// fsm
module fsm(
    input [15:0] dataIn,
    input R_I,
    input reset,
    input clk,
    output reg r_o,
    output reg [1:0] err,
    output [31:0] dataOut,
    output ready
    );
For scale: ~7,500 cells after synthesis, roughly 870 flip-flops, about 55 I/O pins, ~0.066 mm2 of cells after synthesis.
clock: 13.8 ns
lec_check: 0
abc_area: 1
cap_margin: 20
core_margin: 2
core_utilization: 68
cts_cluster_size: 99
setup_slack_margin: 4.02
slew_margin: 20
tns_end_percent: 15
run.sh (not shown) runs the stock make flow with config.mk's settings and CLKGATE_MAP_FILE=.
The baseline ran to the end with no violations.
Edit:
ABC_AREA = unset   (was 1)
CORE_UTILIZATION = 71   (was 68)
CTS_CLUSTER_SIZE = 19   (was 99)
SETUP_SLACK_MARGIN = unset   (was 4.02)
TNS_END_PERCENT = unset   (was 15)
clock period = 7.33 ns   (was 13.8 ns; I/O delays follow)
What happened: The changed run finished but failed the layout checks on negative setup slack. Count of clock-buffer cells in the layout came out higher by 19. Total power came out higher by well over a third. Via count came out lower by a few percent.
Edit:
CORE_UTILIZATION = 40   (was 71)
CTS_CLUSTER_SIZE = unset   (was 19)
clock period = 9.17 ns   (was 7.33 ns; I/O delays follow)
Result:
- This time the run ran to the end with no violations
- area after synthesis does not change
- combinational power is lower by 23%
- clock-buffer cell count is lower by 9
- setup slack gains 640 ps
Edit:
CORE_UTILIZATION = 70   (was 40)
SETUP_SLACK_MARGIN = -0.59   (was unset)
clock period = 5.89 ns   (was 9.17 ns; I/O delays follow)
=> Now the flow finished but failed the layout checks on negative setup slack. Routed wire length went down by 1.6%. Synthesized area does not change. Die size went down by 42%. Combinational power went up by 97%. Via count went up by 8.1%. Worst hold slack gets worse by 30 ps. Global-route usage went up by 16 points. Clock-buffer cell count went up by 3. Clock skew went up by 18 ps.

* * *

## job 2196
fsm again, from the RTL that the note above started with.
Design fsm, start of the top module:
module fsm(
    input [15:0] dataIn,
    input R_I,
    input reset,
    input clk,
    output reg r_o,
    output reg [1:0] err,
    output [31:0] dataOut,
    output ready
    );
    reg [3:0] state;
    reg [31:0] reg_x;
    reg [31:0] reg_n;
    reg [31:0] counter;
    reg [31:0] step1;
    reg [31:0] step2;
    reg fr_i;
    reg fr_flag;
    wire fr_o;
    wire fr_res;
    reg incr_i;
    reg incr_flag;
    wire incr_o;
    wire [31:0] inc_res;
    reg sm_ri;
    reg sm_flag;
    wire sm_ro;
    wire [31:0] sm_res;
    reg dl_ri;
    reg dl_flag;
    wire dl_ro;
    wire [31:0] dl_res;
    reg pw_ri;
    reg pw_flag;
    wire pw_ro;
    wire pw_err;
    wire [31:0] pw_res;
    always@(posedge clk)
    begin
        if(reset)
        begin
            state <= 0;
            fr_i <= 0;
            incr_i <= 0;
            sm_ri <= 0;
            dl_ri <= 0;
            pw_ri <= 0;
        end
        else
        begin
            case(state)
  ...
clock: 14.5 ns
lec_check: 0
abc_area: 1
cap_margin: 20
cell_pad_in_sites_global_placement: 2
core_margin: 2
core_utilization: 18
cts_cluster_diameter: 243
setup_slack_margin: 0.42
slew_margin: 0
tns_end_percent: 65
In summary, job 2196 completed successfully, with a layout that passed the timing, design-rule and antenna checks.
Input changes introduced in job 5222 (baseline for comparison: job 2196):
==> flow/config.mk <==
export PLATFORM = sky130hd
export DESIGN_NAME = fsm
export DESIGN_NICKNAME = fsm
export VERILOG_FILES = /design/flow/design.v
export SDC_FILE = /design/flow/constraint.sdc
export NUM_CORES = 4
export LEC_CHECK = 0
export CAP_MARGIN = 20
export CORE_MARGIN = 2
export CORE_UTILIZATION = 71
export CTS_CLUSTER_SIZE = 21
export SLEW_MARGIN = 20
==> flow/constraint.sdc <==
create_clock -name core_clock -period 7.11 [get_ports {clk}]
set_input_delay 1.4220 -clock core_clock [delete_from_list [all_inputs] [get_ports {clk}]]
set_output_delay 1.4220 -clock core_clock [all_outputs]
set_load 0.01 [all_outputs]
### Flow results
- The flow completed for job 5222, but it is not clean: the layout still shows negative setup slack.
- Job 5222 gives less setup slack at placement than job 2196 did.
- Between job 2196 and job 5222, final antenna diode count is higher for job 5222, job 2196 comes in under that.
- Slowest stage cell on the critical path: sky130_fd_sc_hd__edfxtp_1 -> job 2196, sky130_fd_sc_hd__fa_1 -> job 5222
- Job 5222 ended up with a higher part of the cycle the worst path needs than job 2196 did.
- For the multi-input logic portion of the cell area, job 5222 came in 7.5 points higher than job 2196 did.
- Between job 2196 and job 5222, hold slack is lower for job 2196, job 5222 comes in above that.
- Comparing job 2196 and job 5222, register share after synthesis is higher on job 2196.
- Compared with job 2196, job 5222 shows synthesized cell count that has gone down by more than 10%.
Changes in job 7797 relative to job 5222:
diff --git a/flow/config.mk b/flow/config.mk
--- a/flow/config.mk
+++ b/flow/config.mk
@@ -10,2 +10,3 @@
-export CORE_UTILIZATION = 71
-export CTS_CLUSTER_SIZE = 21
+export CORE_UTILIZATION = 72
+export CTS_CLUSTER_DIAMETER = 373
+export CTS_CLUSTER_SIZE = 10
==> flow/constraint.sdc <==
create_clock -name core_clock -period 6.05 [get_ports {clk}]
set_input_delay 1.2100 -clock core_clock [delete_from_list [all_inputs] [get_ports {clk}]]
set_output_delay 1.2100 -clock core_clock [all_outputs]
set_load 0.01 [all_outputs]
### Flow results
- Job 7797 and job 5222: no clean run
- [flow] job 7797 | stages: complete | final checks: fail | reason: negative setup slack
- From the logs: job 5222 reached the end of the flow and failed the layout checks with negative setup slack.
- Comparing job 7797 and job 5222, the higher wire length on met3 is on job 7797.
- Post-synthesis to final-layout area growth: job 7797 vs job 5222 up 3.8 points
- Min chip area across job 7797 and job 5222: job 7797
- Between job 7797 and job 5222, the difference in final weighted congestion in routability-driven placement is negligible.
- Job 7797 vs job 5222 — met1 track demand over resource in global routing rose 0.73 points.
- Job 7797 ends up with a total power density per cell area that is about 17% higher than in job 5222.
- The internal power component of job 7797 exceeds that of job 5222 by 1.8 mW.
- Setup slack, job 7797 and job 5222: smaller value in job 7797
- Job 5222 ended up with PW.mant_in[14] as its worst setup path startpoint; job 7797 ended up with PW.mant_in[3].
For job 6972, these inputs were changed with respect to job 7797:
diff --git a/flow/config.mk b/flow/config.mk
--- a/flow/config.mk
+++ b/flow/config.mk
@@ -11,2 +10,0 @@
-export CTS_CLUSTER_DIAMETER = 373
-export CTS_CLUSTER_SIZE = 10
==> flow/constraint.sdc <==
create_clock -name core_clock -period 7.97 [get_ports {clk}]
set_input_delay 1.5940 -clock core_clock [delete_from_list [all_inputs] [get_ports {clk}]]
set_output_delay 1.5940 -clock core_clock [all_outputs]
set_load 0.01 [all_outputs]
[summary]
Going from job 7797 to job 6972, fraction of power consumed by combinational cells went down 3.9 points, non-clock buffer count went down 61%. Job 6972: done, clean on timing, DRC and antenna. Diff job 7797 and job 6972: sequential share of cell area higher in job 6972. The met2 routed wirelength of job 6972 falls short of that of job 7797 by 5.1%.

* * *

run 1:
Starting RTL as in the previous note.
clock: 5.99 ns
lec_check: 0
abc_area: 0
cap_margin: 20
core_margin: 2
core_utilization: 70
cts_cluster_diameter: 42
cts_cluster_size: 33
gpl_timing_driven: 1
hold_slack_margin: -0.09
max_routing_layer: met4
place_density: 0.67
slew_margin: 35
tns_end_percent: 40
Run 1 had finished all stages when the layout checks came back failing, citing negative setup slack.
> inputs changed (run 1 -> run 2)
Settings: SETUP_SLACK_MARGIN: unset -> 1.32; MAX_ROUTING_LAYER: met4 -> unset; PLACE_DENSITY_LB_ADDON: unset -> 0.04; CORE_UTILIZATION: 70 -> 71; CTS_CLUSTER_SIZE: 33 -> 18; CTS_CLUSTER_DIAMETER: 42 -> 194; HOLD_SLACK_MARGIN: -0.09 -> unset; PLACE_DENSITY: 0.67 -> unset; TNS_END_PERCENT: 40 -> unset; the clock period (ns, I/O delays scaled along): 5.99 -> 8.31.
Having completed the whole flow, run 2 delivered a layout that passed the timing, design-rule and antenna checks. On least setup slack across all paths after layout, run 2 does better than run 1. Cells: run 2 has fewer instances than run 1. Relative to run 1, die size decreased by 1.4% in run 2.
diff inputs: run 2 => run 3
Settings: PLACE_DENSITY_LB_ADDON removed (was 0.04); CORE_UTILIZATION changed from 71 to 64; SLEW_MARGIN changed from 35 to 20; ABC_AREA removed (was 0); CTS_CLUSTER_DIAMETER removed (was 194); GPL_TIMING_DRIVEN removed (was 1); CTS_CLUSTER_SIZE removed (was 18); SETUP_SLACK_MARGIN removed (was 1.32); the clock period (ns, I/O delays scaled along) changed from 8.31 to 5.1.
--- outcome ---
Floorplan net count: run 2 vs run 3 identical
Summary — global routing usage on met1, run 3 relative to run 2: lower, by 2.6 points.
Status run 3: flow complete, layout not clean - negative setup slack
Re cell count: run 3 is 738 up on run 2.
Comparing run 3 against run 2, there is no change at all in multiplexer area fraction after synthesis.
Relative to run 3, the following input files were edited for run 4:
Settings: PLACE_DENSITY_LB_ADDON newly set to 0.24; CORE_UTILIZATION changed from 64 to 72; the clock period (ns, I/O delays scaled along) changed from 5.1 to 9.17.
### Flow results
- Transition time at the pin with the least slew margin (higher): run 4
- Run 4 completed; timing, DRC and antenna clean
- Wire length on run 4 is ahead of run 3.
- Compared with run 3, run 4 shows a lower non-clock buffer count.
- Of run 4 and run 3, it is run 4 that has the lower final clock period utilization by the worst path.
Here is what was changed in the inputs of run 5 compared with run 4.
Settings: SETUP_SLACK_MARGIN newly set to 1.08; ABC_AREA newly set to 1; PLACE_DENSITY newly set to 0.35; CTS_CLUSTER_SIZE newly set to 99; CTS_CLUSTER_DIAMETER newly set to 44; PLACE_DENSITY_LB_ADDON removed (was 0.24); the clock period (ns, I/O delays scaled along) changed from 9.17 to 8.11.
What the final checks of run 5 revealed, after a flow that finished every stage, was a layout that fails on negative setup slack.
Of run 5 and run 4, the run reporting the lower total global-route track usage was run 4.
Run 5 against run 4; routability-driven placement congestion ratio is down slightly.
Run 4 → run 5: required time reported for the critical path endpoint moved down, total die size moved down.
Power is estimated from default activity; no workload was simulated.
